==> flow/design.v <==
module top (
    input clk,                   
    input mode,                  
    input song,                  
    input plus,                  
    input minus,                 
    input rst,                   
    input set,                   
    input refer,                 
    input player1,               
    input player2,               
    output reg [8:0] rope,       
    output reg [1:0] sel,        
    output reg [1:0] ledr,       
    output reg [1:0] ledg,       
    output reg [1:0] ledb,       
    output reg [3:0] ledop,      
    output reg [7:0] segdata1,   
    output reg [7:0] segdata0,   
    output reg [7:0] seg,        
    output reg [7:0] sel8,       
    output reg ledplayer1,       
    output reg ledplayer2,       
    output reg buzzer,           
    output reg round_indicator_1, 
    output reg round_indicator_2 
);
wire playsong;                   
wire song_pulse;                 
wire mode_pulse;                 
wire plus_pulse;                 
wire minus_pulse;                
wire set_pulse;                  
wire refer_pulse;                
wire player1_pulse;              
wire player2_pulse;              
wire [1:0] led_slowgreen;        
wire [3:0] led_midyellow;        
wire [1:0] led_fastred;          
wire [8:0] led_rope_afk1;        
wire [1:0] led_win_afk1;         
wire [1:0] led_test_afk1;        
wire [8:0] led_rope_afk2;        
wire [1:0] led_win_afk2;         
wire [1:0] led_test_afk2;        
reg gameoverflag;                    
reg win1;                        
reg win2;                        
reg draw;                        
reg winflag_1;                   
reg winflag_2;                   
reg buzzerflag;                  
reg [1:0] modereg;               
reg [3:0] cycle;                 
reg [2:0] scan;                  
reg [3:0] score1;                
reg [3:0] score2;                
reg [3:0] win;                   
reg [3:0] now_round_reg1;        
reg [3:0] now_round_reg0;        
reg [7:0] secreg;                
reg [3:0] secreg1;               
reg [3:0] secreg0;               
reg [7:0] sec;                   
reg [3:0] sec1;                  
reg [3:0] sec0;                  
reg [4:0] now_round;             
reg [1:0] cntdownsec;            
reg [1:0] buzzer_gameover_1;     
reg [3:0] buzzer_gameover_8;     
reg [3:0] next_state;            
reg [3:0] current_state;         
reg [63:0] dispseg;              
reg [23:0] flick_cnt_1Hz;        
reg [23:0] flick_cnt_2Hz;        
reg [22:0] flick_cnt_4Hz_1;      
reg [22:0] flick_cnt_4Hz_2;      
reg [22:0] flick_cnt_4_33Hz;     
reg [23:0] buzzer_cnt_1Hz;       
reg [22:0] buzzer_cnt_4Hz;       
reg [25:0] buzzer_cnt_0_5Hz;     
reg [23:0] countdown_1Hz;        
reg [23:0] win_cnt_2Hz;          
parameter init              = 4'd0;
parameter time_set          = 4'd1;
parameter round_set         = 4'd2;
parameter finish_setting    = 4'd3;
parameter counting_down     = 4'd4;
parameter gaming            = 4'd5;
parameter check             = 4'd6;
parameter gameover          = 4'd7;
debounce mode_debounce (                               
    .clk (clk),
    .rst (rst),
    .key (mode),
    .key_pulse (mode_pulse)
);
debounce song_debounce (                               
    .clk (clk),
    .rst (rst),
    .key (song),
    .key_pulse (song_pulse)
);
debounce sec_plus_debounce (                               
    .clk (clk),
    .rst (rst),
    .key (plus),
    .key_pulse (plus_pulse)
);
debounce sec_minus_debounce (                               
    .clk (clk),
    .rst (rst),
    .key (minus),
    .key_pulse (minus_pulse)
);
debounce set_debounce (                               
    .clk (clk),
    .rst (rst),
    .key (set),
    .key_pulse (set_pulse)
);
debounce refer_debounce (                               
    .clk (clk),
    .rst (rst),
    .key (refer),
    .key_pulse (refer_pulse)
);
debounce player1_debounce (                               
    .clk (clk),
    .rst (rst),
    .key (player1),
    .key_pulse (player1_pulse)
);
debounce player2_debounce (                               
    .clk (clk),
    .rst (rst),
    .key (player2),
    .key_pulse (player2_pulse)
);
breath_led_slow greenslow (
    .clk(clk),
    .rst(rst),
    .ledslow1(led_slowgreen[0]),
    .ledslow2(led_slowgreen[1])
);
breath_led_mid yellowmid (
    .clk(clk),
    .rst(rst),
    .ledmid11(led_midyellow[0]),
    .ledmid12(led_midyellow[1]),
    .ledmid21(led_midyellow[2]),
    .ledmid22(led_midyellow[3])
);
breath_led_fast redfast (
    .clk(clk),
    .rst(rst),
    .ledfast1(led_fastred[0]),
    .ledfast2(led_fastred[1])
);
breath_led_afk1 afk1(
    .clk(clk),
    .rst(rst),
    .ledafkrope(led_rope_afk1),
    .ledafk1(led_win_afk1[0]),
    .ledafk2(led_win_afk1[1]),
    .ledafk3(led_test_afk1[0]),
    .ledafk4(led_test_afk1[1])
);
breath_led_afk2 afk2(
    .clk(clk),
    .rst(rst),
    .ledafkrope(led_rope_afk2),
    .ledafk1(led_win_afk2[0]),
    .ledafk2(led_win_afk2[1]),
    .ledafk3(led_test_afk2[0]),
    .ledafk4(led_test_afk2[1])
);
playsongs bgm(
    .clk(clk),
    .rst(gameoverflag),
    .song(song_pulse),
    .buzzer(playsong)
);
always @(posedge clk or negedge rst)
begin
    if(!rst)
    begin
        ledop[1] <= 0;
        current_state <= init;
    end
    else
    begin
        current_state <= next_state;
        ledop[1] <= 1;
    end
end
always @(posedge clk)
begin
    case(current_state)
    init:   next_state <= time_set;
    time_set:
    begin
        if(set_pulse)
        next_state <= round_set;
    end
    round_set:
    begin
        if(set_pulse)
        next_state <= finish_setting;
    end
    finish_setting:
    begin
        if(refer_pulse)
        next_state <= counting_down;
    end
    counting_down:
    begin
        if(cntdownsec == 0)
        next_state <= gaming;
    end
    gaming:
    begin
        if(secreg > 0)
        begin
            if(rope[0] || rope[8])
            next_state <= check;
        end
        else
        next_state<= check;
    end
    check:
    begin
        if((score1 == win)|| (score2 == win))
        next_state <= gameover;
        else
        begin
            if(refer_pulse)
            next_state <= counting_down;
        end
    end
    gameover:
    begin
        next_state <= gameover;
    end
    endcase
end
always @(posedge clk)
begin
    case(current_state)
    init:
    begin
        score1  <= 0;
        score2  <= 0;
        win1    <= 0;
        win2    <= 0;
        now_round<=1;
        draw    <= 0;
    end
    gaming:
    begin
        if      (rope[0])   begin win1 <= 1; win2 <= 0; end
        else if (rope[8])   begin win1 <= 0; win2 <= 1; end
        else if ((rope[0]||rope[1]||rope[2]||rope[3])&&(secreg == 0)) begin win1 <= 1; win2 <= 0; end
        else if ((rope[5]||rope[6]||rope[7]||rope[8])&&(secreg == 0)) begin win1 <= 0; win2 <= 1; end
        else if (rope[4]&&(secreg == 0)) begin draw <= 1; end
    end
    check:
    begin
        if      (win1)  begin score1 <= score1 + 1; now_round <= now_round + 1; win1 <= 0; end
        else if (win2)  begin score2 <= score2 + 1; now_round <= now_round + 1; win2 <= 0; end
        else if (draw)  begin now_round <= now_round + 1; draw <= 0; end
    end
    default:
    begin
        win1 <= 0;
        win2 <= 0;
    end
    endcase
end
always @(posedge clk)
begin
    case(current_state)
    init:
    begin
        ledr    <= 2'b00;
        ledg    <= 2'b11;
        ledb    <= 2'b11;
    end
    time_set:
    begin
    if(set_pulse)  
    begin
        ledr[1] <= 1;
        ledg[1] <= 0;
    end
    end
    round_set:
    begin
    if(set_pulse)  
    begin
        ledr[0] <= 1;
        ledg[0] <= 0;
    end  
    end
    finish_setting:
    begin
        if(refer_pulse)
        begin
            ledr <= 2'b11;
            ledg <= 2'b11;
            ledb <= 2'b11;
            flick_cnt_4Hz_1 <= 0;
        end
    end
    counting_down:
    begin
        if(flick_cnt_4Hz_1 >= 3_000)
        begin
            ledr <= ~ledr;
            ledg <= ~ledg;
            ledb <= ~ledb;
            flick_cnt_4Hz_1 <= 0;
        end
        else flick_cnt_4Hz_1 <= flick_cnt_4Hz_1 + 1;
        if(cntdownsec == 0)
        begin
            ledr <= 2'b11;
            ledg <= 2'b11;
            ledb <= 2'b11;
        end
    end
    gaming:
    begin
        if(rope[4])
        begin
            ledg[0] <= led_slowgreen[0];
            ledg[1] <= led_slowgreen[1];
            ledr[1] <= 1;
            ledr[0] <= 1;
        end
        else if(rope[2]||rope[3]||rope[5]||rope[6])
        begin
            ledg[0] <= led_midyellow[0];
            ledr[0] <= led_midyellow[1];
            ledg[1] <= led_midyellow[2];
            ledr[1] <= led_midyellow[3];
        end
        else if(rope[0]||rope[1]||rope[7]||rope[8])
        begin
            ledg[0] <= 1;
            ledg[1] <= 1;
            ledr[0] <= led_fastred[0];
            ledr[1] <= led_fastred[1];
        end
    end
    default:
    begin
        ledr    <= 2'b11;
        ledg    <= 2'b11;
        ledb    <= 2'b11;
        flick_cnt_4Hz_1 <= 0;
    end
    endcase
end
always @(posedge clk)
begin
    case(current_state)
    init:
    begin
        sec     <= 5;
        win     <= 1;
    end
    time_set:
    begin
        if(plus_pulse)  
        begin
            if (sec >= 95)
            sec <= 5;
            else
            sec <= sec + 5;
        end
        if(minus_pulse)  
        begin
            if (sec <= 5)
            sec <= 95;
            else
            sec <= sec - 5;
        end
    end
    round_set:
    begin
        if(plus_pulse)  
        begin
            if(win == 9) win <= 1;
            else win <= win + 1;
        end
        if(minus_pulse)  
        begin
            if(win == 1) win <= 9;
            else win <= win - 1;
        end
    end
    default: begin win <= win; end
    endcase
end
always @(posedge clk)
begin
    case(current_state)
    init:
    begin
        ledop[3] <= 1;
        ledop[2] <= 1;
        ledop[0] <= 1;
    end
    time_set:
    begin
        if(set) ledop[0] <= 1;
        else    ledop[0] <= 0;
        if(plus)ledop[2] <= 1;
        else    ledop[2] <= 0;
        if(minus)ledop[3] <= 1;
        else    ledop[3] <= 0;
    end
    round_set:
    begin
        if(set) ledop[0] <= 1;
        else    ledop[0] <= 0;
        if(plus)ledop[2] <= 1;
        else    ledop[2] <= 0;
        if(minus)ledop[3] <= 1;
        else    ledop[3] <= 0;
    end
    default:
    begin
        ledop[3] <= 1;
        ledop[2] <= 1;
        ledop[0] <= 1;
    end
    endcase
end
always @(posedge clk)
begin
    case(current_state)
    counting_down:
    begin
        if(flick_cnt_1Hz >= 12_000)
        begin
            cntdownsec <= cntdownsec - 1;
            flick_cnt_1Hz <= 0;
        end
        else flick_cnt_1Hz <= flick_cnt_1Hz + 1;
    end
    default:
    begin
        flick_cnt_1Hz <= 0;
        cntdownsec <= 3;
    end
    endcase
end
always @(posedge clk)
begin
    case(current_state)
    init: countdown_1Hz <= 0;
    counting_down:
    begin
        secreg <= sec;
    end
    gaming:
    begin
        if(countdown_1Hz >= 12_000)
        begin
            countdown_1Hz <= 0;
            secreg <= secreg - 1;
        end
        else countdown_1Hz <= countdown_1Hz + 1;
    end
    check:
    begin
        if(rope[0]||rope[8])    secreg <= secreg;
        if(secreg == 0)         secreg <= secreg;
    end
    endcase
end
always @(posedge clk)
begin
    if(current_state == init)
    begin
        sec1    <= 0;
        sec0    <= 0;
        secreg1 <= 0;
        secreg0 <= 0;
        now_round_reg1 <= 0;
        now_round_reg0 <= 0;
    end
    sec0 <= sec % 10;
    sec1 <= sec / 10;
    secreg0 <= secreg % 10;
    secreg1 <= secreg / 10;
    now_round_reg0 <= now_round % 10;
    now_round_reg1 <= now_round / 10;
end
always @(posedge clk)
begin
    case(current_state)
    init:
    begin
        sel <= 2'b11;
        flick_cnt_2Hz <= 0;
    end
    time_set:
    begin
        if(flick_cnt_2Hz>=6_000)
        begin
            sel <= ~sel;
            flick_cnt_2Hz <= 0;
        end
        else flick_cnt_2Hz <= flick_cnt_2Hz + 1;
    end
    round_set:
    begin
    sel[0] <= 1;
    if(flick_cnt_2Hz>=6_000)
        begin
            sel[1] <= ~sel[1];
            flick_cnt_2Hz <= 0;
        end
    else flick_cnt_2Hz <= flick_cnt_2Hz + 1;
    end
    finish_setting: sel <= 2'b00;
    counting_down: sel <= 2'b10;
    gaming: sel <= 2'b00;
    endcase
end
always @(posedge clk)
begin
    case(current_state)
    init: dispseg <= 64'h0;
    time_set:
    begin
    case(sec0)
        0: segdata0 <= 8'h3f;
        5: segdata0 <= 8'h6d;
    endcase
    case(sec1)
        0: segdata1 <= 8'h3f;
        1: segdata1 <= 8'h06;
        2: segdata1 <= 8'h5b;
        3: segdata1 <= 8'h4f;
        4: segdata1 <= 8'h66;
        5: segdata1 <= 8'h6d;
        6: segdata1 <= 8'h7d;
        7: segdata1 <= 8'h07;
        8: segdata1 <= 8'h7f;
        9: segdata1 <= 8'h6f;
    endcase
    end
    round_set:
    begin
    case(win)
        1: segdata1 <= 8'h06;
        2: segdata1 <= 8'h5b;
        3: segdata1 <= 8'h4f;
        4: segdata1 <= 8'h66;
        5: segdata1 <= 8'h6d;
        6: segdata1 <= 8'h7d;
        7: segdata1 <= 8'h07;
        8: segdata1 <= 8'h7f;
        9: segdata1 <= 8'h6f;
    endcase
    end
    finish_setting:
    begin
    case(sec0)
        0: segdata0 <= 8'h3f;
        5: segdata0 <= 8'h6d;
    endcase
    case(sec1)
        0: segdata1 <= 8'h3f;
        1: segdata1 <= 8'h06;
        2: segdata1 <= 8'h5b;
        3: segdata1 <= 8'h4f;
        4: segdata1 <= 8'h66;
        5: segdata1 <= 8'h6d;
        6: segdata1 <= 8'h7d;
        7: segdata1 <= 8'h07;
        8: segdata1 <= 8'h7f;
        9: segdata1 <= 8'h6f;
    endcase
    case(win)
    1:
    begin
        dispseg[63:56] <= 8'h06;     
        dispseg[55:48] <= 8'h40;     
        dispseg[47:40] <= 8'h3f;     
        dispseg[39:32] <= 8'h3f;     
        dispseg[31:24] <= 8'h3f;     
        dispseg[23:16] <= 8'h40;     
        dispseg[15:8]  <= 8'h40;     
        dispseg[7:0]   <= 8'h3f;     
    end
    2:
    begin
        dispseg[63:56] <= 8'h5b;     
        dispseg[55:48] <= 8'h40;     
        dispseg[47:40] <= 8'h3f;     
        dispseg[39:32] <= 8'h3f;     
        dispseg[31:24] <= 8'h3f;     
        dispseg[23:16] <= 8'h40;     
        dispseg[15:8]  <= 8'h40;     
        dispseg[7:0]   <= 8'h3f;     
    end
    3:
    begin
        dispseg[63:56] <= 8'h4f;     
        dispseg[55:48] <= 8'h40;     
        dispseg[47:40] <= 8'h3f;     
        dispseg[39:32] <= 8'h3f;     
        dispseg[31:24] <= 8'h3f;     
        dispseg[23:16] <= 8'h40;     
        dispseg[15:8]  <= 8'h40;     
        dispseg[7:0]   <= 8'h3f;     
    end
    4:
    begin
        dispseg[63:56] <= 8'h66;     
        dispseg[55:48] <= 8'h40;     
        dispseg[47:40] <= 8'h3f;     
        dispseg[39:32] <= 8'h3f;     
        dispseg[31:24] <= 8'h3f;     
        dispseg[23:16] <= 8'h40;     
        dispseg[15:8]  <= 8'h40;     
        dispseg[7:0]   <= 8'h3f;     
    end
    5:
    begin
        dispseg[63:56] <= 8'h6d;     
        dispseg[55:48] <= 8'h40;     
        dispseg[47:40] <= 8'h3f;     
        dispseg[39:32] <= 8'h3f;     
        dispseg[31:24] <= 8'h3f;     
        dispseg[23:16] <= 8'h40;     
        dispseg[15:8]  <= 8'h40;     
        dispseg[7:0]   <= 8'h3f;     
    end
    6:
    begin
        dispseg[63:56] <= 8'h7d;     
        dispseg[55:48] <= 8'h40;     
        dispseg[47:40] <= 8'h3f;     
        dispseg[39:32] <= 8'h3f;     
        dispseg[31:24] <= 8'h3f;     
        dispseg[23:16] <= 8'h40;     
        dispseg[15:8]  <= 8'h40;     
        dispseg[7:0]   <= 8'h3f;     
    end
    7:
    begin
        dispseg[63:56] <= 8'h07;     
        dispseg[55:48] <= 8'h40;     
        dispseg[47:40] <= 8'h3f;     
        dispseg[39:32] <= 8'h3f;     
        dispseg[31:24] <= 8'h3f;     
        dispseg[23:16] <= 8'h40;     
        dispseg[15:8]  <= 8'h40;     
        dispseg[7:0]   <= 8'h3f;     
    end
    8:
    begin
        dispseg[63:56] <= 8'h7f;     
        dispseg[55:48] <= 8'h40;     
        dispseg[47:40] <= 8'h3f;     
        dispseg[39:32] <= 8'h3f;     
        dispseg[31:24] <= 8'h3f;     
        dispseg[23:16] <= 8'h40;     
        dispseg[15:8]  <= 8'h40;     
        dispseg[7:0]   <= 8'h3f;     
    end
    9:
    begin
        dispseg[63:56] <= 8'h6f;     
        dispseg[55:48] <= 8'h40;     
        dispseg[47:40] <= 8'h3f;     
        dispseg[39:32] <= 8'h3f;     
        dispseg[31:24] <= 8'h3f;     
        dispseg[23:16] <= 8'h40;     
        dispseg[15:8]  <= 8'h40;     
        dispseg[7:0]   <= 8'h3f;     
    end
    endcase
    end
    counting_down:
    begin
    case(now_round_reg1)
        0: dispseg[47:40] <=8'h3f;
        1: dispseg[47:40] <=8'h06;
        2: dispseg[47:40] <=8'h5b;
        3: dispseg[47:40] <=8'h4f;
        4: dispseg[47:40] <=8'h66;
        5: dispseg[47:40] <=8'h6d;
        6: dispseg[47:40] <=8'h7d;
        7: dispseg[47:40] <=8'h07;
        8: dispseg[47:40] <=8'h7f;
        9: dispseg[47:40] <=8'h6f;
    endcase
    case(now_round_reg0)
        0: dispseg[39:32] <=8'h3f;
        1: dispseg[39:32] <=8'h06;
        2: dispseg[39:32] <=8'h5b;
        3: dispseg[39:32] <=8'h4f;
        4: dispseg[39:32] <=8'h66;
        5: dispseg[39:32] <=8'h6d;
        6: dispseg[39:32] <=8'h7d;
        7: dispseg[39:32] <=8'h07;
        8: dispseg[39:32] <=8'h7f;
        9: dispseg[39:32] <=8'h6f;
    endcase
    case(cntdownsec)   
        3: segdata0 <= 8'h4f;
        2: segdata0 <= 8'h5b;
        1: segdata0 <= 8'h06;
        0: segdata0 <= 8'h3f;
    endcase
    end
    gaming:
    begin
    case(secreg0)
        0: segdata0 <= 8'h3f;
        1: segdata0 <= 8'h06;
        2: segdata0 <= 8'h5b;
        3: segdata0 <= 8'h4f;
        4: segdata0 <= 8'h66;
        5: segdata0 <= 8'h6d;
        6: segdata0 <= 8'h7d;
        7: segdata0 <= 8'h07;
        8: segdata0 <= 8'h7f;
        9: segdata0 <= 8'h6f;
    endcase
    case(secreg1)
        0: segdata1 <= 8'h3f;
        1: segdata1 <= 8'h06;
        2: segdata1 <= 8'h5b;
        3: segdata1 <= 8'h4f;
        4: segdata1 <= 8'h66;
        5: segdata1 <= 8'h6d;
        6: segdata1 <= 8'h7d;
        7: segdata1 <= 8'h07;
        8: segdata1 <= 8'h7f;
        9: segdata1 <= 8'h6f;
    endcase
    end
    check:
    begin
    case(score1)
        0: dispseg[31:24] <= 8'h3f;
        1: dispseg[31:24] <= 8'h06;
        2: dispseg[31:24] <= 8'h5b;
        3: dispseg[31:24] <= 8'h4f;
        4: dispseg[31:24] <= 8'h66;
        5: dispseg[31:24] <= 8'h6d;
        6: dispseg[31:24] <= 8'h7d;
        7: dispseg[31:24] <= 8'h07;
        8: dispseg[31:24] <= 8'h7f;
        9: dispseg[31:24] <= 8'h6f;
    endcase
    case(score2)
        0: dispseg[7 : 0] <= 8'h3f;
        1: dispseg[7 : 0] <= 8'h06;
        2: dispseg[7 : 0] <= 8'h5b;
        3: dispseg[7 : 0] <= 8'h4f;
        4: dispseg[7 : 0] <= 8'h66;
        5: dispseg[7 : 0] <= 8'h6d;
        6: dispseg[7 : 0] <= 8'h7d;
        7: dispseg[7 : 0] <= 8'h07;
        8: dispseg[7 : 0] <= 8'h7f;
        9: dispseg[7 : 0] <= 8'h6f;
    endcase
    end
    gameover:
    begin
    if(score1 == win)
    begin
        dispseg[63:56] <= 8'h7d;
        dispseg[55:48] <= 8'h7d;
        dispseg[47:40] <= 8'h7d;
        dispseg[39:32] <= 8'h7d;
        dispseg[31:24] <= 8'h38;
        dispseg[23:16] <= 8'h3f;
        dispseg[15:8]  <= 8'h6d;
        dispseg[7:0]   <= 8'h79;
    end
    if(score2 == win)
    begin
        dispseg[63:56] <= 8'h38;
        dispseg[55:48] <= 8'h3f;
        dispseg[47:40] <= 8'h6d;
        dispseg[39:32] <= 8'h79;
        dispseg[31:24] <= 8'h7d;
        dispseg[23:16] <= 8'h7d;
        dispseg[15:8]  <= 8'h7d;
        dispseg[7:0]   <= 8'h7d;
    end
    end
    endcase
end
always @(posedge clk)
begin
    if(current_state >= finish_setting)
    begin
        scan <= scan + 1;
        case(scan)
        3'd0: begin sel8 <= 8'b1111_1110; seg <= dispseg[7:0]; end
        3'd1: begin sel8 <= 8'b1111_1101; seg <= dispseg[15:8]; end
        3'd2: begin sel8 <= 8'b1111_1011; seg <= dispseg[23:16]; end
        3'd3: begin sel8 <= 8'b1111_0111; seg <= dispseg[31:24]; end
        3'd4: begin sel8 <= 8'b1110_1111; seg <= dispseg[39:32]; end
        3'd5: begin sel8 <= 8'b1101_1111; seg <= dispseg[47:40]; end
        3'd6: begin sel8 <= 8'b1011_1111; seg <= dispseg[55:48]; end
        3'd7: begin sel8 <= 8'b0111_1111; seg <= dispseg[63:56]; end
        endcase
    end
    else sel8 <= 8'b1111_1111;
    if(current_state == init)
    begin
        scan <= 0;
        seg  <= 8'h00;
    end
end
always @(posedge clk)
begin
    case(current_state)
    init:
    begin
        flick_cnt_4_33Hz <= 0;
        cycle <= 1;
        winflag_2 <= 0;
        flick_cnt_4Hz_2 <= 0;
        rope <= 9'b0000_0_0000;
    end
    time_set:
    begin
        if      (modereg == 2'b00) rope <= led_rope_afk1;
        else if (modereg == 2'b01)
        begin
            rope[8:5] <= led_rope_afk2[8:5];
            rope[3:0] <= led_rope_afk2[3:0];
            rope[4] <= led_rope_afk2[4];
        end
        else if (modereg == 2'b10) rope <= 9'b1111_1_1111;
        else if (modereg == 2'b11) rope <= 9'b0000_0_0000;
    end
    round_set:
    begin
        if      (modereg == 2'b00) rope <= led_rope_afk1;
        else if (modereg == 2'b01)
        begin
            rope[8:5] <= led_rope_afk2[8:5];
            rope[3:0] <= led_rope_afk2[3:0];
            rope[4] <= led_rope_afk2[4];
        end
        else if (modereg == 2'b10) rope <= 9'b1111_1_1111;
        else if (modereg == 2'b11) rope <= 9'b0000_0_0000;
    end
    finish_setting: rope <= 9'b0000_0_0000;
    counting_down:
    begin
        if (flick_cnt_4_33Hz >= 2_769)
        begin
            cycle <= cycle + 1;
            flick_cnt_4_33Hz <= 0;
        end
        else flick_cnt_4_33Hz <= flick_cnt_4_33Hz + 1;
        case(cycle)
            1: rope <= 9'b1000_0_0001;
            2: rope <= 9'b0100_0_0010;
            3: rope <= 9'b0010_0_0100;
            4: rope <= 9'b0001_0_1000;
            5: rope <= 9'b0000_1_0000;
            6: rope <= 9'b0001_0_1000;
            7: rope <= 9'b0010_0_0100;
            8: rope <= 9'b0100_0_0010;
            9: rope <= 9'b1000_0_0001;
            10:rope <= 9'b0100_0_0010;
            11:rope <= 9'b0010_0_0100;
            12:rope <= 9'b0001_0_1000;
            13:rope <= 9'b0000_1_0000;
        endcase
    end
    gaming:
    begin
        if(player1_pulse) rope <= {rope[7:0],rope[8]};
        if(player2_pulse) rope <= {rope[0],rope[8:1]};
    end
    check:
    begin
        if((score1==win || score2==win )) winflag_2 <= 1;
        rope <= rope;
        flick_cnt_4_33Hz <= 0;
        cycle <= 1;
    end
    gameover:
    begin
        if((score1==win || score2==win ) && (winflag_2 == 1))
        begin
            rope <= 9'b0101_0_1010;
            winflag_2 <= 0;
        end
        if(flick_cnt_4Hz_2 >= 3_000)
        begin
            rope <= ~rope;
            flick_cnt_4Hz_2 <= 0;
        end
        else flick_cnt_4Hz_2 <= flick_cnt_4Hz_2 + 1;
    end
    default:
    begin
        flick_cnt_4_33Hz <= 0;
        cycle <= 1;
    end
    endcase
end
always @(posedge clk)
begin
    case(current_state)
    time_set:
    begin
        if(set_pulse||plus_pulse||minus_pulse||buzzerflag)
        begin
            if(buzzer_cnt_4Hz <= 1_500)
            begin
                buzzerflag <= 1;
                buzzer <= 1;
                buzzer_cnt_4Hz <= buzzer_cnt_4Hz + 1;
            end
            else
            begin
                buzzerflag <= 0;
                buzzer <= 0;
                buzzer_cnt_4Hz <= 0;
            end
        end
    end
    round_set:
    begin
        if(plus_pulse||minus_pulse||buzzerflag)
        begin
            if(buzzer_cnt_4Hz <= 1_500)
            begin
                buzzerflag <= 1;
                buzzer <= 1;
                buzzer_cnt_4Hz <= buzzer_cnt_4Hz + 1;
            end
            else
            begin
                buzzerflag <= 0;
                buzzer <= 0;
                buzzer_cnt_4Hz <= 0;
            end
        end
        if(set_pulse) buzzerflag <= 1;
    end
    finish_setting:
    begin
        if(buzzer_cnt_4Hz <= 1_500 && buzzerflag == 1)
        begin
            buzzerflag <= 1;
            buzzer <= 1;
            buzzer_cnt_4Hz <= buzzer_cnt_4Hz + 1;
        end
        else
        begin
            buzzerflag <= 0;
            buzzer <= 0;
            buzzer_cnt_4Hz <= 0;
        end
    end
    counting_down:
    begin
        if(buzzer_cnt_1Hz >= 6_000)
        begin
            buzzer <= ~buzzer;
            buzzer_cnt_1Hz <= 0;
        end
        else buzzer_cnt_1Hz <= buzzer_cnt_1Hz + 1;
    end
    check:
    begin
        if((score1==win || score2==win )) winflag_1 <= 1;
        if(buzzer_cnt_4Hz >= 1_500 && buzzer_gameover_8 < 8)
        begin
            buzzer <= ~buzzer;
            buzzer_cnt_4Hz <= 0;
            buzzer_gameover_8 <= buzzer_gameover_8 + 1;
        end
        else buzzer_cnt_4Hz <= buzzer_cnt_4Hz + 1;
    end
    gameover:
    begin
        if((score1==win || score2==win ) && (winflag_1 == 1))
        begin
            buzzer <= ~buzzer;
            winflag_1 <= 0;
        end
        if(buzzer_cnt_0_5Hz >= 24_000 && buzzer_gameover_1 < 1)
        begin
            buzzer <= ~buzzer;
            buzzer_cnt_0_5Hz <= 0;
            gameoverflag <= 1;
            buzzer_gameover_1 <= buzzer_gameover_1 + 1;
        end
        else buzzer_cnt_0_5Hz <= buzzer_cnt_0_5Hz + 1;
        if(buzzer_gameover_1 == 1)  buzzer <= playsong;
    end
    default:
    begin
        buzzer <= 0;
        buzzer_gameover_8 <= 0;
        buzzer_gameover_1 <= 0;
        buzzer_cnt_4Hz <= 0;
        buzzer_cnt_0_5Hz <= 0;
        winflag_1 <= 0;
        buzzerflag <= 0;
        gameoverflag <= 0;
    end 
    endcase
    if(current_state == init) buzzer_cnt_1Hz <= 0;
end
always @(posedge clk) 
begin
    case(current_state)
    time_set:
    begin
        if(modereg == 2'b00)
        begin
            ledplayer1 <= led_win_afk1[0];  
            ledplayer2 <= led_win_afk1[1];
        end
        else if(modereg == 2'b01)
        begin
            ledplayer1 <= led_win_afk2[0];  
            ledplayer2 <= led_win_afk2[1];
        end
        else if(modereg == 2'b10)
        begin
            ledplayer1 <= 1;  
            ledplayer2 <= 1;
        end
        else if(modereg == 2'b11)
        begin
            ledplayer1 <= 0;  
            ledplayer2 <= 0;
        end
    end
    round_set:
    begin
        if(modereg == 2'b00)
        begin
            ledplayer1 <= led_win_afk1[0];  
            ledplayer2 <= led_win_afk1[1];
        end
        else if(modereg == 2'b01)
        begin
            ledplayer1 <= led_win_afk2[0];  
            ledplayer2 <= led_win_afk2[1];
        end
        else if(modereg == 2'b10)
        begin
            ledplayer1 <= 1;  
            ledplayer2 <= 1;
        end
        else if(modereg == 2'b11)
        begin
            ledplayer1 <= 0;  
            ledplayer2 <= 0;
        end
    end
    check:
    begin
        if(win_cnt_2Hz >= 3_000)
        begin
            win_cnt_2Hz <= 0;
            if(rope[0]||rope[1]||rope[2]||rope[3])
            ledplayer1 <= ~ledplayer1;
            if(rope[5]||rope[6]||rope[7]||rope[8])
            ledplayer2 <= ~ledplayer2;
        end
        else win_cnt_2Hz <= win_cnt_2Hz + 1;
    end
    gameover:
    begin
        if(win_cnt_2Hz >= 3_000)
        begin
            win_cnt_2Hz <= 0;
            if(score1 == win)
            ledplayer1 <= ~ledplayer1;
            if(score2 == win)
            ledplayer2 <= ~ledplayer2;
        end
        else win_cnt_2Hz <= win_cnt_2Hz + 1;
    end
    default:
    begin
        ledplayer1 <= 0;
        ledplayer2 <= 0;
        win_cnt_2Hz <= 0;
    end
    endcase
end
always @(posedge clk)
begin
    case(current_state)
    time_set:
    begin
        if(modereg == 2'b00)
        begin
            round_indicator_1 <= led_test_afk1[0];
            round_indicator_2 <= led_test_afk1[1];
        end
        else if(modereg == 2'b01)
        begin
            round_indicator_1 <= led_test_afk2[0];
            round_indicator_2 <= led_test_afk2[1];
        end
        else if(modereg == 2'b10)
        begin
            round_indicator_1 <= 1;
            round_indicator_2 <= 1;
        end
        else if(modereg == 2'b11)
        begin
            round_indicator_1 <= 0;
            round_indicator_2 <= 0;
        end
    end
    round_set:
    begin
        if(modereg == 2'b00)
        begin
            round_indicator_1 <= led_test_afk1[0];
            round_indicator_2 <= led_test_afk1[1];
        end
        else if(modereg == 2'b01)
        begin
            round_indicator_1 <= led_test_afk2[0];
            round_indicator_2 <= led_test_afk2[1];
        end
        else if(modereg == 2'b10)
        begin
            round_indicator_1 <= 1;
            round_indicator_2 <= 1;
        end
        else if(modereg == 2'b11)
        begin
            round_indicator_1 <= 0;
            round_indicator_2 <= 0;
        end
    end
    default:
    begin
        round_indicator_1 <= 0;
        round_indicator_2 <= 0;
    end
    endcase
end
always @(posedge clk or negedge rst)
begin
    if(!rst) modereg <= 2'b00;
    else if(mode_pulse) modereg <= modereg + 1;
end
endmodule
module debounce (clk,rst,key,key_pulse);
parameter       N  =  1;                       
input             clk;
input             rst;
input 	[N-1:0]   key;                         
output  [N-1:0]   key_pulse;                   
reg     [N-1:0]   key_rst_pre;                 
reg     [N-1:0]   key_rst;                     
wire    [N-1:0]   key_edge;                    
always @(posedge clk or negedge rst)
begin
    if (!rst) begin
        key_rst <= {N{1'b1}};                 
        key_rst_pre <= {N{1'b1}};
    end
    else begin
        key_rst <= key;                      
        key_rst_pre <= key_rst;              
    end    
end
assign key_edge = key_rst_pre & (~key_rst); 
reg	[7:0]	  cnt;                        
always @(posedge clk or negedge rst)
begin
    if(!rst)
        cnt <= 8'h0;
    else if(key_edge)
        cnt <= 8'h0;
    else
        cnt <= cnt + 1'h1;
end  
reg     [N-1:0]   key_sec_pre;                 
reg     [N-1:0]   key_sec;                    
always @(posedge clk or negedge rst)
begin
    if (!rst) 
        key_sec <= {N{1'b1}};                
    else if (cnt==8'hff)
        key_sec <= key;  
end
always @(posedge clk or negedge rst)
begin
    if (!rst)
        key_sec_pre <= {N{1'b1}};
    else                   
        key_sec_pre <= key_sec;             
end      
assign key_pulse = key_sec_pre & (~key_sec);     
endmodule
module breath_led_slow(clk,rst,ledslow1,ledslow2);
input clk;             	 
input rst;             	 
output reg ledslow1;     
output reg ledslow2;
reg [24:0] cnt1;       	 
reg [24:0] cnt2;       	 
reg flag;              	 
parameter   CNT_NUM = 40;	 
always@(posedge clk or negedge rst) begin 
	if(!rst) begin
		cnt1<=13'd0;
		end 
	else begin
		if(cnt1>=CNT_NUM-1) 
			cnt1<=1'b0;
		else 
			cnt1<=cnt1+1'b1; 
		end
	end
always@(posedge clk or negedge rst) begin 
	if(!rst) begin
		cnt2<=13'd0;
		flag<=1'b0;
	end 
	else begin
		if(cnt1==CNT_NUM-1) begin	 
			if(!flag) begin       	 
				if(cnt2>=CNT_NUM-1)	 
					flag<=1'b1;
				else
					cnt2<=cnt2+1'b1;
			end 
			else begin           	 
				if(cnt2<=0)          
					flag<=1'b0;
				else 
					cnt2<=cnt2-1'b1;
			end
		end
	else cnt2<=cnt2;   	 
	ledslow1 <= (cnt1<cnt2)?1'b0:1'b1;
	ledslow2 <= (cnt2<cnt1)?1'b0:1'b1;
	end
end
endmodule
module breath_led_mid(clk,rst,ledmid11,ledmid12,ledmid21,ledmid22);
input clk;             	 
input rst;             	 
output reg ledmid11;     
output reg ledmid12;
output reg ledmid21;
output reg ledmid22;
reg [24:0] cnt1;       	 
reg [24:0] cnt2;       	 
reg flag;              	 
parameter   CNT_NUM = 24;	 
always@(posedge clk or negedge rst) begin 
	if(!rst) begin
		cnt1<=13'd0;
		end 
	else begin
		if(cnt1>=CNT_NUM-1) 
			cnt1<=1'b0;
		else 
			cnt1<=cnt1+1'b1; 
		end
	end
always@(posedge clk or negedge rst) begin 
	if(!rst) begin
		cnt2<=13'd0;
		flag<=1'b0;
	end 
	else begin
		if(cnt1==CNT_NUM-1) begin	 
			if(!flag) begin       	 
				if(cnt2>=CNT_NUM-1)	 
					flag<=1'b1;
				else
					cnt2<=cnt2+1'b1;
			end 
			else begin           	 
				if(cnt2<=0)          
					flag<=1'b0;
				else 
					cnt2<=cnt2-1'b1;
			end
		end
	else cnt2<=cnt2;   	 
	ledmid11 <= (cnt1<cnt2)?1'b0:1'b1;
	ledmid12 <= ledmid11;
	ledmid21 <= (cnt2<cnt1)?1'b0:1'b1;
	ledmid22 <= ledmid21;
	end
end
endmodule
module breath_led_fast(clk,rst,ledfast1,ledfast2);
input clk;             	 
input rst;             	 
output reg ledfast1;     
output reg ledfast2;
reg [24:0] cnt1;       	 
reg [24:0] cnt2;       	 
reg flag;              	 
parameter   CNT_NUM = 15;	 
always@(posedge clk or negedge rst) begin 
	if(!rst) begin
		cnt1<=13'd0;
		end 
	else begin
		if(cnt1>=CNT_NUM-1) 
			cnt1<=1'b0;
		else 
			cnt1<=cnt1+1'b1; 
		end
	end
always@(posedge clk or negedge rst) begin 
	if(!rst) begin
		cnt2<=13'd0;
		flag<=1'b0;
	end 
	else begin
		if(cnt1==CNT_NUM-1) begin	 
			if(!flag) begin       	 
				if(cnt2>=CNT_NUM-1)	 
					flag<=1'b1;
				else
					cnt2<=cnt2+1'b1;
			end 
			else begin           	 
				if(cnt2<=0)          
					flag<=1'b0;
				else 
					cnt2<=cnt2-1'b1;
			end
		end
	else cnt2<=cnt2;   	 
	ledfast1 <= (cnt1<cnt2)?1'b0:1'b1;
	ledfast2 <= (cnt2<cnt1)?1'b0:1'b1;
	end
end
endmodule
module breath_led_afk1(clk,rst,ledafkrope,ledafk1,ledafk2,ledafk3,ledafk4);
input clk;             	 
input rst;             	 
output reg [8:0] ledafkrope;     
output reg ledafk1;
output reg ledafk2;
output reg ledafk3;
output reg ledafk4;
reg [24:0] cnt1;       	 
reg [24:0] cnt2;       	 
reg flag;              	 
parameter   CNT_NUM = 40;	 
always@(posedge clk or negedge rst) begin 
	if(!rst) begin
		cnt1<=13'd0;
		end 
	else begin
		if(cnt1>=CNT_NUM-1) 
			cnt1<=1'b0;
		else 
			cnt1<=cnt1+1'b1; 
		end
	end
always@(posedge clk or negedge rst) begin 
	if(!rst) begin
		cnt2<=13'd0;
		flag<=1'b0;
	end 
	else begin
		if(cnt1==CNT_NUM-1) begin	 
			if(!flag) begin       	 
				if(cnt2>=CNT_NUM-1)	 
					flag<=1'b1;
				else
					cnt2<=cnt2+1'b1;
			end 
			else begin           	 
				if(cnt2<=0)          
					flag<=1'b0;
				else 
					cnt2<=cnt2-1'b1;
			end
		end
	else cnt2<=cnt2;   	 
	ledafkrope[8] <= (cnt1<cnt2)?1'b0:1'b1;
	ledafkrope[7] <= (cnt1<cnt2)?1'b0:1'b1;
	ledafkrope[6] <= (cnt1<cnt2)?1'b0:1'b1;
	ledafkrope[5] <= (cnt1<cnt2)?1'b0:1'b1;
	ledafkrope[4] <= (cnt1<cnt2)?1'b0:1'b1;
	ledafkrope[3] <= (cnt1<cnt2)?1'b0:1'b1;
	ledafkrope[2] <= (cnt1<cnt2)?1'b0:1'b1;
	ledafkrope[1] <= (cnt1<cnt2)?1'b0:1'b1;
	ledafkrope[0] <= (cnt1<cnt2)?1'b0:1'b1;
	ledafk1 <= (cnt1<cnt2)?1'b0:1'b1;
	ledafk2 <= (cnt1<cnt2)?1'b0:1'b1;
	ledafk3 <= (cnt1<cnt2)?1'b0:1'b1;
	ledafk4 <= (cnt1<cnt2)?1'b0:1'b1;
	end
end
endmodule
module breath_led_afk2(clk,rst,ledafkrope,ledafk1,ledafk2,ledafk3,ledafk4);
input clk;             	 
input rst;             	 
output reg [8:0] ledafkrope;     
output reg ledafk1;
output reg ledafk2;
output reg ledafk3;
output reg ledafk4;
reg [24:0] cnt1;       	 
reg [24:0] cnt2;       	 
reg flag;              	 
parameter   CNT_NUM = 40;	 
always@(posedge clk or negedge rst) begin 
	if(!rst) begin
		cnt1<=13'd0;
		end 
	else begin
		if(cnt1>=CNT_NUM-1) 
			cnt1<=1'b0;
		else 
			cnt1<=cnt1+1'b1; 
		end
	end
always@(posedge clk or negedge rst) begin 
	if(!rst) begin
		cnt2<=13'd0;
		flag<=1'b0;
	end 
	else begin
		if(cnt1==CNT_NUM-1) begin	 
			if(!flag) begin       	 
				if(cnt2>=CNT_NUM-1)	 
					flag<=1'b1;
				else
					cnt2<=cnt2+1'b1;
			end 
			else begin           	 
				if(cnt2<=0)          
					flag<=1'b0;
				else 
					cnt2<=cnt2-1'b1;
			end
		end
	else cnt2<=cnt2;   	 
	ledafkrope[8] <= (cnt1<cnt2)?1'b0:1'b1;
	ledafkrope[7] <= (cnt1<cnt2)?1'b0:1'b1;
	ledafkrope[6] <= (cnt1<cnt2)?1'b0:1'b1;
	ledafkrope[5] <= (cnt1<cnt2)?1'b0:1'b1;
	ledafkrope[4] <= (cnt1>cnt2)?1'b0:1'b1;
	ledafkrope[3] <= (cnt1<cnt2)?1'b0:1'b1;
	ledafkrope[2] <= (cnt1<cnt2)?1'b0:1'b1;
	ledafkrope[1] <= (cnt1<cnt2)?1'b0:1'b1;
	ledafkrope[0] <= (cnt1<cnt2)?1'b0:1'b1;
	ledafk1 <= (cnt1>cnt2)?1'b0:1'b1;
	ledafk2 <= (cnt1>cnt2)?1'b0:1'b1;
	ledafk3 <= (cnt1>cnt2)?1'b0:1'b1;
	ledafk4 <= (cnt1>cnt2)?1'b0:1'b1;
	end
end
endmodule
module playsongs(
    input clk,
    input rst,
    input song,
    output reg buzzer
);
parameter   N_sil= 440,  
            N_do = 458,  
            N_re = 408,  
            N_mi = 364,  
            N_fa = 343,  
            N_so = 306,  
            N_la = 272,  
            N_si = 243,  
            stoptime= 11,
            dotime  = 13,
            retime  = 14,
            mitime  = 16,
            fatime  = 17,
            sotime  = 19,
            latime  = 22,
            sitime  = 24;
reg [16:0]	cnt0;	     
reg [10:0]	cnt1;	     
reg	[6 :0]	cnt2;	     
reg	[16:0]	pre_set;	 
wire[16:0]	pre_div;	 
reg	[10:0]	cishu;	     
wire[10:0]	cishu_div;	 
reg [1: 0]  flag;	     
reg	[6 :0]	YINFU;	     
always @(posedge clk or negedge rst)
begin
    if(!rst)        flag <= 2'b00;
    else if(song)   flag <= flag + 1;
end
always @(posedge clk or negedge rst)
begin
    if(!rst)                YINFU <= 66;
    else if(flag == 2'b00)  YINFU <= 66;
    else if(flag == 2'b01)  YINFU <= 48;
    else if(flag == 2'b10)  YINFU <= 36;
    else                    YINFU <= 1;
end
always @(posedge clk or negedge rst)
begin
    if(!rst)                    cnt0 <= 0;
    else if(flag == 2'b11)      cnt0 <= 0;
    else if(song)               cnt0 <= 0;
    else
    begin
        if(cnt0 == pre_set - 1) cnt0 <= 0;
        else                    cnt0 <= cnt0 + 1;
    end
end
always @(posedge clk or negedge rst)
begin
    if(!rst)                    cnt1 <= 0;
    else if(flag == 2'b11)      cnt1 <= 0;
    else if(song)               cnt1 <= 0;
    else
    begin
        if(cnt0 == pre_set - 1)
        begin
            if(cnt1 == cishu)   cnt1 <= 0;
            else                cnt1 <= cnt1 + 1;
        end
    end
end
always @(posedge clk or negedge rst)
begin
    if(!rst)                        cnt2 <= 0;
    else if(flag == 2'b11)          cnt2 <= 0;
    else if(song)                   cnt2 <= 0;
    else
    begin
        if(cnt1 == cishu && cnt0 == pre_set - 1)
        begin
            if(cnt2 == YINFU - 1)   cnt2 <= 0;
            else                    cnt2 <= cnt2 + 1;
        end
    end
end
always @(*)
begin
    case(pre_set)
        N_sil:cishu<= stoptime;
        N_do:cishu <= dotime;
        N_re:cishu <= retime;
        N_mi:cishu <= mitime;
        N_fa:cishu <= fatime;
        N_so:cishu <= sotime;
        N_la:cishu <= latime;
        N_si:cishu <= sitime;
        default:cishu <= stoptime;
    endcase
end
always @(*)
begin
    if(flag == 2'b00)
    begin
        case(cnt2)	 
            0 : pre_set <= N_mi;
            1 : pre_set <= N_mi;
            2 : pre_set <= N_fa;
            3 : pre_set <= N_so;
            4 : pre_set <= N_so;
            5 : pre_set <= N_fa;
            6 : pre_set <= N_mi;
            7 : pre_set <= N_re;
            8 : pre_set <= N_do;
            9 : pre_set <= N_do;
            10: pre_set <= N_re;
            11: pre_set <= N_mi;            
            12: pre_set <= N_mi;
            13: pre_set <= N_re;
            14: pre_set <= N_re;
            15: pre_set <= N_sil;
            16: pre_set <= N_mi;
            17: pre_set <= N_mi;
            18: pre_set <= N_fa;
            19: pre_set <= N_so;
            20: pre_set <= N_so;
            21: pre_set <= N_fa;
            22: pre_set <= N_mi;
            23: pre_set <= N_re;
            24: pre_set <= N_do;
            25: pre_set <= N_do;
            26: pre_set <= N_re;
            27: pre_set <= N_mi;
            28: pre_set <= N_re;
            29: pre_set <= N_do;
            30: pre_set <= N_do;
            31: pre_set <= N_sil;
            32: pre_set <= N_re;
            33: pre_set <= N_re;
            34: pre_set <= N_mi;
            35: pre_set <= N_do;
            36: pre_set <= N_re;
            37: pre_set <= N_mi;
            38: pre_set <= N_fa;
            39: pre_set <= N_mi;
            40: pre_set <= N_do;
            41: pre_set <= N_re;
            42: pre_set <= N_mi;
            43: pre_set <= N_fa;
            44: pre_set <= N_mi;
            45: pre_set <= N_re;
            46: pre_set <= N_do;
            47: pre_set <= N_re;
            48: pre_set <= N_so;
            49: pre_set <= N_sil;
            50: pre_set <= N_mi;
            51: pre_set <= N_mi;
            52: pre_set <= N_fa;
            53: pre_set <= N_so;
            54: pre_set <= N_so;
            55: pre_set <= N_fa;
            56: pre_set <= N_mi;
            57: pre_set <= N_re;
            58: pre_set <= N_do;
            59: pre_set <= N_do;
            60: pre_set <= N_re;
            61: pre_set <= N_mi;
            62: pre_set <= N_re;
            63: pre_set <= N_do;
            64: pre_set <= N_do;
            65: pre_set <= N_sil;
            default: pre_set <= N_sil;
        endcase
    end
    else if (flag == 2'b01)
    begin
        case(cnt2)	 
            0 : pre_set <= N_do;
            1 : pre_set <= N_do;
            2 : pre_set <= N_so;
            3 : pre_set <= N_so;
            4 : pre_set <= N_la;
            5 : pre_set <= N_la;
            6 : pre_set <= N_so;
            7 : pre_set <= N_sil;
            8 : pre_set <= N_fa;
            9 : pre_set <= N_fa;
            10: pre_set <= N_mi;
            11: pre_set <= N_mi;
            12: pre_set <= N_re;
            13: pre_set <= N_re;
            14: pre_set <= N_do;
            15: pre_set <= N_sil;
            16: pre_set <= N_so;
            17: pre_set <= N_so;
            18: pre_set <= N_fa;
            19: pre_set <= N_fa;
            20: pre_set <= N_mi;
            21: pre_set <= N_mi;
            22: pre_set <= N_re;
            23: pre_set <= N_sil;
            24: pre_set <= N_so;
            25: pre_set <= N_so;
            26: pre_set <= N_fa;
            27: pre_set <= N_fa;
            28: pre_set <= N_mi;
            29: pre_set <= N_mi;
            30: pre_set <= N_re;
            31: pre_set <= N_sil;
            32: pre_set <= N_do;
            33: pre_set <= N_do;
            34: pre_set <= N_so;
            35: pre_set <= N_so;
            36: pre_set <= N_la;
            37: pre_set <= N_la;
            38: pre_set <= N_so;
            39: pre_set <= N_sil;
            40: pre_set <= N_fa;
            41: pre_set <= N_fa;
            42: pre_set <= N_mi;
            43: pre_set <= N_mi;
            44: pre_set <= N_re;
            45: pre_set <= N_re;
            46: pre_set <= N_do;
            47: pre_set <= N_sil;
            default: pre_set <= N_sil;
        endcase
    end
    else if (flag == 2'b10)
    begin
        case(cnt2)	 
            0 : pre_set <= N_do;
            1 : pre_set <= N_re;
            2 : pre_set <= N_mi;
            3 : pre_set <= N_do;
            4 : pre_set <= N_do;
            5 : pre_set <= N_re;
            6 : pre_set <= N_mi;
            7 : pre_set <= N_do;
            8 : pre_set <= N_mi;
            9 : pre_set <= N_fa;
            10: pre_set <= N_so;
            11: pre_set <= N_sil;
            12: pre_set <= N_mi;
            13: pre_set <= N_fa;
            14: pre_set <= N_so;
            15: pre_set <= N_sil;
            16: pre_set <= N_so;
            17: pre_set <= N_la;
            18: pre_set <= N_so;
            19: pre_set <= N_fa;
            20: pre_set <= N_mi;
            21: pre_set <= N_do;
            22: pre_set <= N_so;
            23: pre_set <= N_la;
            24: pre_set <= N_so;
            25: pre_set <= N_fa;
            26: pre_set <= N_mi;
            27: pre_set <= N_do;
            28: pre_set <= N_re;
            29: pre_set <= N_so;
            30: pre_set <= N_do;
            31: pre_set <= N_sil;
            32: pre_set <= N_re;
            33: pre_set <= N_so;
            34: pre_set <= N_do;
            35: pre_set <= N_sil;
            default: pre_set <= N_sil;
        endcase
    end
    else    pre_set <= N_sil;
end
assign pre_div = pre_set / 2;
assign cishu_div = cishu * 4 / 5;
always @(posedge clk or negedge rst)
begin
    if(!rst)                    buzzer <= 0;
    else if(pre_set != N_sil)
    begin
        if(cnt1 < cishu_div)
        begin
            if(cnt0 < pre_div)  buzzer <= 0;
            else                buzzer <= 1;
        end
        else                    buzzer <= 0;
    end
    else                        buzzer <= 0;
end
endmodule
==> flow/run.sh <==
#!/bin/bash
# the make line also repeats each setting of config.mk as NAME=value (left out here)
make -C /OpenROAD-flow-scripts/flow DESIGN_CONFIG=/design/flow/config.mk WORK_HOME=/design/flow/orfs CLKGATE_MAP_FILE= finish
==> flow/config.mk <==
export PLATFORM = sky130hd
export DESIGN_NAME = top
export DESIGN_NICKNAME = top
export VERILOG_FILES = /design/flow/design.v
export SDC_FILE = /design/flow/constraint.sdc
export NUM_CORES = 4
export LEC_CHECK = 0
export CAP_MARGIN = 20
export CORE_MARGIN = 2
export CORE_UTILIZATION = 72
export CTS_CLUSTER_DIAMETER = 133
export SLEW_MARGIN = 20
==> flow/constraint.sdc <==
create_clock -name core_clock -period 4.33 [get_ports {clk}]
set_input_delay 0.8660 -clock core_clock [delete_from_list [all_inputs] [get_ports {clk}]]
set_output_delay 0.8660 -clock core_clock [all_outputs]
set_load 0.01 [all_outputs]
==> out/results.ini, run 1 <==
[critical_path]
critPathMaxStageDelay_ps=470
cpMaxStageDelayCell=dfrtp_2
critPathLaunch=bgm.cnt2[0]$_DFFE_PN0P_
critPathTopFamily=AND-OR/OR-AND gates
worst-path-buf-inv=3
cp-endpoint=bgm.buzzer$_DFF_PN0_
r2r_start=bgm.cnt2[0]$_DFFE_PN0P_
crit_path_start_kind=flop
critPathMaxFanout=6
r2r_end=bgm.buzzer$_DFF_PN0_
timing_worst_setup_path_type=reg2reg
endpoint_kind=flop
crit_top_cell=ha_4
worst-path-stages=26
required_ps=4890
worstRegToRegCells=26
rrSetupSlack_ps=-790
cp_data_arrival_time_ps=5680

[route]
route.detailed.drc=0
ant_nets=0
drtIter0Drc=3078
viasPerCell=6.06
wl_um=110000
wl_per_cell_um=17.7
dr.pass1.iters=8
via_count=37700
diodes=0

[power_and_ir_drop]
switching_share_pct=33.3
vdd_drop_max_mv=0.339
p_clk_share_pct=28.6
combPwrFrac_pct=25.5
p_comb_mw=6.64
seqPwrFrac_pct=45.9
power_per_cell_area_nw_per_um2=477
switchingPower_mw=8.67
power_leader=registers
pg_seq_mw=12.0
leakage_nw=23.0
p_int_mw=17.4
pg_clk_mw=7.46

[logic_synthesis]
topCombFamilyByArea=simple AND/OR/NAND/NOR gates
largest_area_cell=edfxtp_1
ys_area_sq_um=47400
ys_sh_simple_pct=18.0
ys_sh_adder_pct=10.0
synth_cells=4893
mux_area_share_pct=1.29
avgSynthCellArea_sq_um=9.68
top_area_share_pct=20.8
top_cell=nor2_1
xor_share_pct=6.77
ys.flop_type=dfrtp_1
common_cells=514 x nor2_1, 370 x nand2_1, 368 x dfrtp_1, 368 x ha_1, 328 x edfxtp_1
synth.area.top_cells=edfxtp_1 21%, dfrtp_1 19%, ha_1 9.7%
synth_flops=824
ys_cells=4893
synth-seq-area-share_pct=46.1
yosys.area_share.aoi_pct=14.1
edf_count=328
synth_area_sq_um=47400
synth-async-reset-ratio_pct=48.7
ys_types=92
ys_warn_count=8

[final_timing]
holdWs_ps=298
rsz0062_at_grt=yes
finalCritPeriodShare_pct=118
hold_viol=0
period_minus_slack_ps=5120
finalMaxSlewViolations=0
setup_viol=3
finClkSkew_ps=27.1
max_freq_mhz=195
maxSlewHeadroom_pct=29.9
worst_slew_pin_slew_ps=1050
layout_setup_ws_ps=-793

[placement]
finalWeightedCongestion=0.932
io_buffers=64
dpl.hpwl_um=77000
place_area_sq_um=51000
pre_cts_slack_ps=-1070

[floorplan]
io_pins=68
die_area_sq_um=67900
die_h_um=261
num_rows=94
die_x_um=261
fp-utilization_pct=72.3
core_area_sq_um=65500

[finish]
logic_area_sq_um=25100
nFillCells=3804
finalInstanceArea_sq_um=54700
synthToLayoutAreaGrowth_pct=15.4
final-seq-area_sq_um=21800
nets=5680

[clocking]
clk_latency_ps=630
cts_tree=done
cts_made_buffers=83
clock-sinks=824
htree_levels=3
clockRootBuffer=clkbuf_16
cts_buffer_depth=3
clkTransAtPathRegs_ps=60

[hold_path]
hp-class=in2async

[outcome]
check.faults=negative setup slack
status=complete, but fails checks

[global_route]
grt_pass1_vias=37100
grt_max_degree=112
antenna_found_initial=1
grt-ovfl-total=0
grt_first_pass_wirelength_um=180000
grt_usage_pct=32.3

[run]
cap_violations=0
warnings=105

[area by class of cell]
class	instances	share of cell area, %
Clock buffer	124	4.55
Inverter	291	2.02
Timing Repair Buffer	320	4.95
Tap cell	864	1.98
Clock inverter	30	0.698
Multi-Input combinational cell	3777	45.9
Sequential cell	824	39.9
[per-layer routing]
metal / vias to the layer above / wire (um) / global-route usage, %
met5: - / 7 / 0
met3: 284 / 6060 / 4.55
li1: 18200 / - / -
met1: 18100 / 45800 / 41.7
met2: 1138 / 54600 / 56.0
met4: 2 / 3540 / 11.1
[per-stage QoR]
| step | std cells | utilization (%) | power, mW | setup TNS [ps] |
|---|---|---|---|---|
| 5_1_grt | 6230 | 83.5 | 27.3 | -1920 |
| 6_report | 6230 | 83.5 | 26.1 | -818 |
| 3_3_place_gp | 6049 | 77.9 | 18.1 | -2090 |
| 3_5_place_dp | 6049 | 77.9 | 18.4 | -3930 |
| 2_1_floorplan | 5068 | - | 16.1 | -1120 |
| 4_1_cts | 6214 | 82.8 | 26.0 | -786 |
[what timing repair did]
action	in CTS	in global routing
gates cloned	1	0
pin swaps	34	44
endpoints found under the hold margin	0	0
buffers inserted	10	20
endpoints found under the setup margin	36	36
hold buffers	0	0
gates resized	65	71
==> inputs of run 2 (changes only) <==
- CORE_UTILIZATION: 72 -> 19
- CTS_CLUSTER_DIAMETER: 133 -> not set
- PLACE_DENSITY: not set -> 0.6
- clock period: 4.33 -> 7.79 ns (I/O delays scaled with it)
==> run 2 against run 1 <==
  * Now clean on timing, DRC and antenna
  * Core utilization is 61 points lower
  * Combinational power down 44%
  * Global-route usage decreased by 23 points
  * Clock-buffer cell count fell by 5
  * Die size went up to 3.7 times the previous value
  * Total power is 43% lower
  * Register-to-register slack gained 2100 ps
  * Critical path type unchanged
  * Largest cell class unchanged
  * Largest power group unchanged
  * Highest routed layer is now met4
==> out/results.ini, run 2 <==
[logic_synthesis]
yosys.area_share.aoi_pct=14.1
ys_area_sq_um=47400
avgSynthCellArea_sq_um=9.68
largest_area_cell=edfxtp_1
synth-async-reset-ratio_pct=48.7
topCombFamilyByArea=simple AND/OR/NAND/NOR gates
edf_count=328
synth.area.top_cells=edfxtp_1 21%, dfrtp_1 19%, ha_1 9.7%
common_cells=514 x nor2_1, 370 x nand2_1, 368 x dfrtp_1, 368 x ha_1, 328 x edfxtp_1
top_area_share_pct=20.8
ys_cells=4893
synth_flops=824
mux_area_share_pct=1.29
ys_sh_simple_pct=18.0
ys_types=92
synth_area_sq_um=47400
ys_warn_count=8
ys.flop_type=dfrtp_1
top_cell=nor2_1
synth-seq-area-share_pct=46.1
synth_cells=4893
ys_sh_adder_pct=10.0
xor_share_pct=6.77

[global_route]
antenna_found_initial=3
grt_pass1_vias=35900
grt_max_degree=152
grt-ovfl-total=0
grt_first_pass_wirelength_um=186000
grt_usage_pct=8.86

[critical_path]
worstRegToRegCells=26
r2r_start=bgm.cnt2[1]$_DFFE_PN0P_
cpMaxStageDelayCell=dfrtp_1
cp_data_arrival_time_ps=7090
rrSetupSlack_ps=1330
required_ps=8420
critPathTopFamily=AND-OR/OR-AND gates
critPathLaunch=bgm.cnt2[1]$_DFFE_PN0P_
crit_top_cell=ha_1
timing_worst_setup_path_type=reg2reg
critPathMaxStageDelay_ps=510
endpoint_kind=flop
cp-endpoint=bgm.buzzer$_DFF_PN0_
critPathMaxFanout=10
worst-path-buf-inv=3
crit_path_start_kind=flop
r2r_end=bgm.buzzer$_DFF_PN0_
worst-path-stages=26

[placement]
pre_cts_slack_ps=1370
io_buffers=64
dp.cells=8341
dpl.hpwl_um=81500
finalWeightedCongestion=0.839
place_area_sq_um=52600

[floorplan]
core_area_sq_um=248000
num_rows=183
fp-utilization_pct=19.1
io_pins=68
die_area_sq_um=253000
die_x_um=503
die_h_um=503

[power_and_ir_drop]
combPwrFrac_pct=24.9
switching_share_pct=34.4
switchingPower_mw=5.10
power_per_cell_area_nw_per_um2=266
pg_seq_mw=6.64
power_mw=14.8
p_int_mw=9.74
power_leader=registers
leakage_nw=22.0
vdd_drop_max_mv=0.199
p_comb_mw=3.70
p_clk_share_pct=30.3
seqPwrFrac_pct=44.8
pg_clk_mw=4.50

[final_timing]
finClkSkew_ps=29.6
layout_setup_ws_ps=1330
maxSlewHeadroom_pct=33.7
holdWs_ps=348
finalSetupTns_ps=0
hold_viol=0
rsz0062_at_grt=no
setup_viol=0
worst_slew_pin_slew_ps=992
max_freq_mhz=155
finalMaxSlewViolations=0
period_minus_slack_ps=6460
finalCritPeriodShare_pct=82.9

[clocking]
ctsResizeCount=0
clockRootBuffer=clkbuf_16
cts-hold-fix-buffers=0
cts_made_buffers=93
post_cts_buffers=0
clk_latency_ps=700
clkTransAtPathRegs_ps=60
cts_buffer_depth=3
clock-sinks=824
htree_levels=3
cts_tree=done

[finish]
fin_util_pct=22.5
nets=5491
synthToLayoutAreaGrowth_pct=17.7
nFillCells=26700
final_cells=8520
finalInstanceArea_sq_um=55800

[route]
drtIter0Drc=2507
via_count=36100
viasPerCell=4.24
wl_per_cell_um=13.3
wl_um=114000
route.detailed.drc=0
ant_nets=0
dr.pass1.iters=7

[outcome]
status=no timing/DRC/antenna violations

[hold_path]
hp-class=reg2async

[run]
cap_violations=0
warnings=105

[run 2: cell type report]
cell class | count | area [sq um] | share of cell area (%)
diodes | 3 | 7.51 | 0.0135
flip-flops and latches | 824 | 21800 | 39.1
repair buffers | 121 | 1090 | 1.96
clock inverters | 55 | 563 | 1.01
inverters | 291 | 1090 | 1.96
clock buffers | 119 | 2560 | 4.59
well taps | 3330 | 4170 | 7.47
multi-input cells | 3777 | 24500 | 43.9
[run 2: metal layers]
| layer | part of all wire, % | wire (um) | GRT usage, % |
|---|---|---|---|
| met5 | 0 | 0 | 0 |
| met4 | 2.2 | 2490 | 2.53 |
| met3 | 4.4 | 4970 | 1.50 |
| met2 | 48 | 54100 | 15.1 |
| met1 | 46 | 52000 | 11.4 |
==> inputs of run 3 (changes only) <==
- ABC_AREA: not set -> 0
- CORE_UTILIZATION: 19 -> 72
- CTS_CLUSTER_DIAMETER: not set -> 378
- CTS_CLUSTER_SIZE: not set -> 16
- PLACE_DENSITY: 0.6 -> 0.43
- SETUP_SLACK_MARGIN: not set -> 1.26
- clock period: 7.79 -> 4.33 ns (I/O delays scaled with it)
==> run 3 against run 2 <==
  * Synthesized area is the same
  * Combinational power grew 98%
  * Highest routed layer is now met5
  * The layout now fails its checks (negative setup slack)
  * Design area grew 0.27%
==> out/results.ini, run 3 <==
[outcome]
status=complete, but fails checks
check.faults=negative setup slack

[critical_path]
cp-endpoint=bgm.buzzer$_DFF_PN0_
cp_data_arrival_time_ps=5730
required_ps=4920
worst-path-stages=26
crit_path_start_kind=flop
timing_worst_setup_path_type=reg2reg
endpoint_kind=flop
r2r_end=bgm.buzzer$_DFF_PN0_
r2r_start=bgm.cnt2[1]$_DFFE_PN0P_
cpMaxStageDelayCell=dfrtp_2
critPathTopFamily=AND-OR/OR-AND gates
critPathMaxFanout=5
worst-path-buf-inv=3
worstRegToRegCells=26
crit_top_cell=ha_4
critPathMaxStageDelay_ps=470
critPathLaunch=bgm.cnt2[1]$_DFFE_PN0P_
rrSetupSlack_ps=-810

[placement]
io_buffers=64
finalWeightedCongestion=0.952
dpl.hpwl_um=76800

[clocking]
clkTransAtPathRegs_ps=80
cts-hold-fix-buffers=0
cts_made_buffers=57
clk_latency_ps=680
clock-sinks=824
clockRootBuffer=clkbuf_16
htree_levels=2
cts_tree=done
cts_buffer_depth=3

[power_and_ir_drop]
vdd_drop_max_mv=0.375
pg_seq_mw=11.9
seqPwrFrac_pct=48.6
p_int_mw=15.8
p_comb_mw=7.31
switching_share_pct=35.5
leakage_nw=23.1
p_clk_share_pct=21.6
power_leader=registers
pg_clk_mw=5.30
power_per_cell_area_nw_per_um2=439
combPwrFrac_pct=29.8
switchingPower_mw=8.71

[logic_synthesis]
synth-async-reset-ratio_pct=48.7
top_area_share_pct=20.8
synth_cells=4893
avgSynthCellArea_sq_um=9.68
ys_sh_adder_pct=10.0
ys.flop_type=dfrtp_1
largest_area_cell=edfxtp_1
common_cells=514 x nor2_1, 370 x nand2_1, 368 x dfrtp_1, 368 x ha_1, 328 x edfxtp_1
xor_share_pct=6.77
mux_area_share_pct=1.29
synth.area.top_cells=edfxtp_1 21%, dfrtp_1 19%, ha_1 9.7%
ys_warn_count=8
yosys.area_share.aoi_pct=14.1
synth_area_sq_um=47400
synth-seq-area-share_pct=46.1
ys_types=92
synth_flops=824
ys_area_sq_um=47400
ys_sh_simple_pct=18.0
top_cell=nor2_1
edf_count=328
topCombFamilyByArea=simple AND/OR/NAND/NOR gates
ys_cells=4893

[final_timing]
finClkSkew_ps=52.0
period_minus_slack_ps=5140
rsz0062_at_grt=yes
max_freq_mhz=195
finalSetupTns_ps=-20800
worst_slew_pin_slew_ps=1090
holdWs_ps=191
layout_setup_ws_ps=-805
maxSlewHeadroom_pct=26.7
hold_viol=0
finalCritPeriodShare_pct=119
setup_viol=36
finalMaxSlewViolations=0

[route]
drtIter0Drc=4264
route.detailed.drc=0
wl_per_cell_um=19.2
via_count=39600
dr.pass1.iters=9
wl_um=121000
viasPerCell=6.29
ant_nets=0

[global_route]
grt_pass1_vias=37800
antenna_found_initial=1
grt_first_pass_wirelength_um=186000
grt_max_degree=86
grt_usage_pct=33.3
grt-ovfl-total=0

[finish]
nets=5768
nFillCells=3453
synthToLayoutAreaGrowth_pct=18.0

[floorplan]
fp-utilization_pct=72.3
die_x_um=261
die_h_um=261
num_rows=94
core_area_sq_um=65500
die_area_sq_um=67900
io_pins=68

[hold_path]
hp-class=in2async

[run]
cap_violations=0
warnings=104

run 3: repair_timing:
action | CTS | global route
setup buffers | 86 | 71
setup endpoints to repair | 148 | 167
gates cloned | 2 | 3
pin swaps | 105 | 127
gates resized | 193 | 217
run 3: stage by stage:
step                cell area (sq um)  cells  power (mW)  util [%]  worst slack, ps
floorplan                       48400   5068        16.2         -            -1110
global placement                51100   6028        18.2      77.9             -948
detailed placement              51100   6028        18.5      77.9            -1000
CTS                             54300   6224        23.9      83.0             -823
global route                    55900   6298        25.7      85.4            -1010
finish                          55900   6299        24.6      85.4             -805
run 3: layout make-up:
cell class	instances	area (sq um)	area share, %
diodes	1	2.50	0.00447
clock buffers	105	1630	2.91
clock inverters	3	58.8	0.105
inverters	291	1110	1.99
multi-input cells	3778	26400	47.2
flip-flops and latches	824	21900	39.1
well taps	864	1080	1.93
repair buffers	433	3790	6.78
run 3: layer usage:
metal  GRT usage (%)  wire length (um)  up-vias
li1                -                 -    18400
met1            43.0             48900    19200
met2            58.3             60600     1619
met3            4.14              7330      365
met4            11.1              4190        2
met5               0                11        -
Power figures rest on the tool's default switching activity, not on a simulated workload.
